==> run H: inputs <==
==> flow/design.v <==
module add_op(input [31:0] A, input [31:0] B, output [31:0] result);
    assign result = A + B;
endmodule
module sub_op(input [31:0] A, input [31:0] B, output [31:0] result);
    assign result = A - B;
endmodule
module and_op(input [31:0] A, input [31:0] B, output [31:0] result);
    assign result = A & B;
endmodule
module or_op(input [31:0] A, input [31:0] B, output [31:0] result);
    assign result = A | B;
endmodule
module xor_op(input [31:0] A, input [31:0] B, output [31:0] result);
    assign result = A ^ B;
endmodule
module nor_op(input [31:0] A, input [31:0] B, output [31:0] result);
    assign result = ~(A | B);
endmodule
module not_op(input [31:0] A, output [31:0] result);
    assign result = ~A;
endmodule
module sll_op(input [31:0] A, input [31:0] B, output [31:0] result);
    assign result = A << B;
endmodule
module srl_op(input [31:0] A, input [31:0] B, output [31:0] result);
    assign result = A >> B;
endmodule
module sra_op(input [31:0] A, input [31:0] B, output [31:0] result);
    assign result = A >> B;
endmodule
module inc_op(input [31:0] A, output [31:0] result);
    assign result = A + 4;
endmodule
module dec_op(input [31:0] A, output [31:0] result);
    assign result = A - 4;
endmodule
module slt_op(input [31:0] A, input [31:0] B, output [31:0] result);
    assign result = (A < B) ? 32'b1 : 32'b0;
endmodule
module sgt_op(input [31:0] A, input [31:0] B, output [31:0] result);
    assign result = (A > B) ? 32'b1 : 32'b0;
endmodule
module lui_op(input [31:0] B, output [31:0] result);
    assign result = {B[15:0], 16'b0};
endmodule
module alu(
    input [31:0] A,
    input [31:0] B,
    input [3:0] opcode,
    output [31:0] result
);
    wire [31:0] add_result;
    wire [31:0] sub_result;
    wire [31:0] and_result;
    wire [31:0] or_result;
    wire [31:0] xor_result;
    wire [31:0] nor_result;
    wire [31:0] not_result;
    wire [31:0] sll_result;
    wire [31:0] srl_result;
    wire [31:0] sra_result;
    wire [31:0] inc_result;
    wire [31:0] dec_result;
    wire [31:0] slt_result;
    wire [31:0] sgt_result;
    wire [31:0] lui_result;
    add_op add(A, B, add_result);
    sub_op sub(A, B, sub_result);
    and_op and_gate(A, B, and_result);
    or_op or_gate(A, B, or_result);
    xor_op xor_gate(A, B, xor_result);
    nor_op nor_gate(A, B, nor_result);
    not_op not_gate(A, not_result);
    sll_op sll(A, B,sll_result);
    srl_op srl(A, B,srl_result);
    sra_op sra(A, B,sra_result);
    inc_op inc(A,  inc_result);
    dec_op dec(A, dec_result);
    slt_op slt(A, B, slt_result);
    sgt_op sgt(A, B, sgt_result);
    lui_op lui(B, lui_result);
    assign result = (opcode == 4'b0000) ? add_result : 
                    (opcode == 4'b0001) ? sub_result :
                    (opcode == 4'b0010) ? and_result :
                    (opcode == 4'b0011) ? or_result :
                    (opcode == 4'b0100) ? xor_result :
                    (opcode == 4'b0101) ? nor_result :
                    (opcode == 4'b0110) ? not_result :
                    (opcode == 4'b0111) ? sll_result :
                    (opcode == 4'b1000) ? srl_result :
                    (opcode == 4'b1001) ? sra_result :
                    (opcode == 4'b1010) ? inc_result :
                    (opcode == 4'b1011) ? dec_result :
                    (opcode == 4'b1100) ? slt_result :
                    (opcode == 4'b1101) ? sgt_result :
                    (opcode == 4'b1110) ? lui_result : 32'b0;
endmodule
module register_bank(
    input clk,
    input rst,
    input [3:0] read_reg1,
    input [3:0] read_reg2,
    input [3:0] write_reg,
    input [31:0] write_data,
    input write_enable,
    output reg [31:0] data_out1,
    output reg [31:0] data_out2,
    output [15:0] output_display
);
    reg [31:0] registers [15:0];  
    reg [15:0] out_display_reg;
    integer i;
    always @(posedge clk or posedge rst) begin
        if (rst) begin
            for (i = 0; i < 16; i = i + 1)
                registers[i] <= (i == 0 || i == 15) ? 32'd0 : i * 10;
        end else if (write_enable) begin
            registers[write_reg] <= write_data;  
        end
    end
    always @(*) begin
        data_out1 = registers[read_reg1];
        data_out2 = registers[read_reg2];
    end
    always @(posedge clk) begin
        out_display_reg <= registers[write_reg][15:0];  
    end
    assign output_display = out_display_reg;
endmodule
module top_processor(
    input clk,
    input rst,
    input [3:0] rx,      
    input [3:0] ry,      
    input [3:0] rz,      
    input [3:0] op,      
    input write_en,      
    output [31:0] result_out   
);
    wire [31:0] operand1;
    wire [31:0] operand2;
    wire [31:0] alu_result;
    reg [31:0] result_reg;
    always @(posedge clk or posedge rst) begin
        if (rst)
            result_reg <= 32'b0;
        else
            result_reg <= alu_result;
    end
    register_bank reg_bank(
        .clk(clk),
        .rst(rst),
        .read_reg1(ry),
        .read_reg2(rz),
        .write_reg(rx),
        .write_data(alu_result),
        .write_enable(write_en),
        .data_out1(operand1),
        .data_out2(operand2),
        .output_display()
    );
    alu alu_unit(
        .A(operand1),
        .B(operand2),
        .opcode(op),
        .result(alu_result)
    );
    assign result_out = result_reg;
endmodule
==> flow/run.sh <==
#!/bin/bash
# the make line also repeats each setting of config.mk as NAME=value (left out here)
make -C /OpenROAD-flow-scripts/flow DESIGN_CONFIG=/design/flow/config.mk WORK_HOME=/design/flow/orfs CLKGATE_MAP_FILE= finish
==> flow/config.mk <==
export PLATFORM = sky130hd
export DESIGN_NAME = top_processor
export DESIGN_NICKNAME = top_processor
export VERILOG_FILES = /design/flow/design.v
export SDC_FILE = /design/flow/constraint.sdc
export NUM_CORES = 4
export LEC_CHECK = 0
export ABC_AREA = 1
export CAP_MARGIN = 20
export CORE_MARGIN = 2
export CORE_UTILIZATION = 72
export CTS_CLUSTER_DIAMETER = 142
export CTS_CLUSTER_SIZE = 99
export PLACE_DENSITY = 0.85
export SETUP_SLACK_MARGIN = -0.13
export SLEW_MARGIN = 20
export TNS_END_PERCENT = 10
==> flow/constraint.sdc <==
create_clock -name core_clock -period 2.79 [get_ports {clk}]
set_input_delay 0.5580 -clock core_clock [delete_from_list [all_inputs] [get_ports {clk}]]
set_output_delay 0.5580 -clock core_clock [all_outputs]
set_load 0.01 [all_outputs]
==> inputs of run A, as changes to run H <==
Settings changed: CELL_PAD_IN_SITES_DETAIL_PLACEMENT from default to 1, CORE_UTILIZATION 72 to 64, CTS_CLUSTER_DIAMETER 142 to default, CTS_CLUSTER_SIZE 99 to default, HOLD_SLACK_MARGIN from default to 0.05, MIN_ROUTING_LAYER from default to met2, PLACE_DENSITY 0.85 to default, PLACE_DENSITY_LB_ADDON from default to 0.13, SETUP_SLACK_MARGIN -0.13 to default, SLEW_MARGIN 20 to 25, TNS_END_PERCENT 10 to 90.
==> flow/constraint.sdc (replaced) <==
create_clock -name core_clock -period 8.0 [get_ports {clk}]
set_input_delay 1.6000 -clock core_clock [delete_from_list [all_inputs] [get_ports {clk}]]
set_output_delay 1.6000 -clock core_clock [all_outputs]
set_load 0.01 [all_outputs]
==> results <==
item	run H	run A
Result of the run	did not finish	did not finish
Last stage reached	4_1_cts	3_5_place_dp
Yosys stat cell total	6715	6715
Most used DFF post-synth	sky130_fd_sc_hd__dfrtp_1	sky130_fd_sc_hd__dfrtp_1
XORs/XNORs by Area	0.7738%	0.7738%
Chip area	58510 um^2	65700 um^2
Adder-cell area share of the yosys netlist	2.764%	2.764%
Post-synth regs	544	544
Die y size	241.9 um	256.3 um
Area of the placeable core	56170 um^2	62970 um^2
Die boundary width	241.9 um	256.3 um
FP Rows	87	92
Sequential cell area fraction in the yosys report	33.54%	33.54%
Routability Congestion	1.314	1.510
Effective utilization at floorplan	72.55%	64.71%
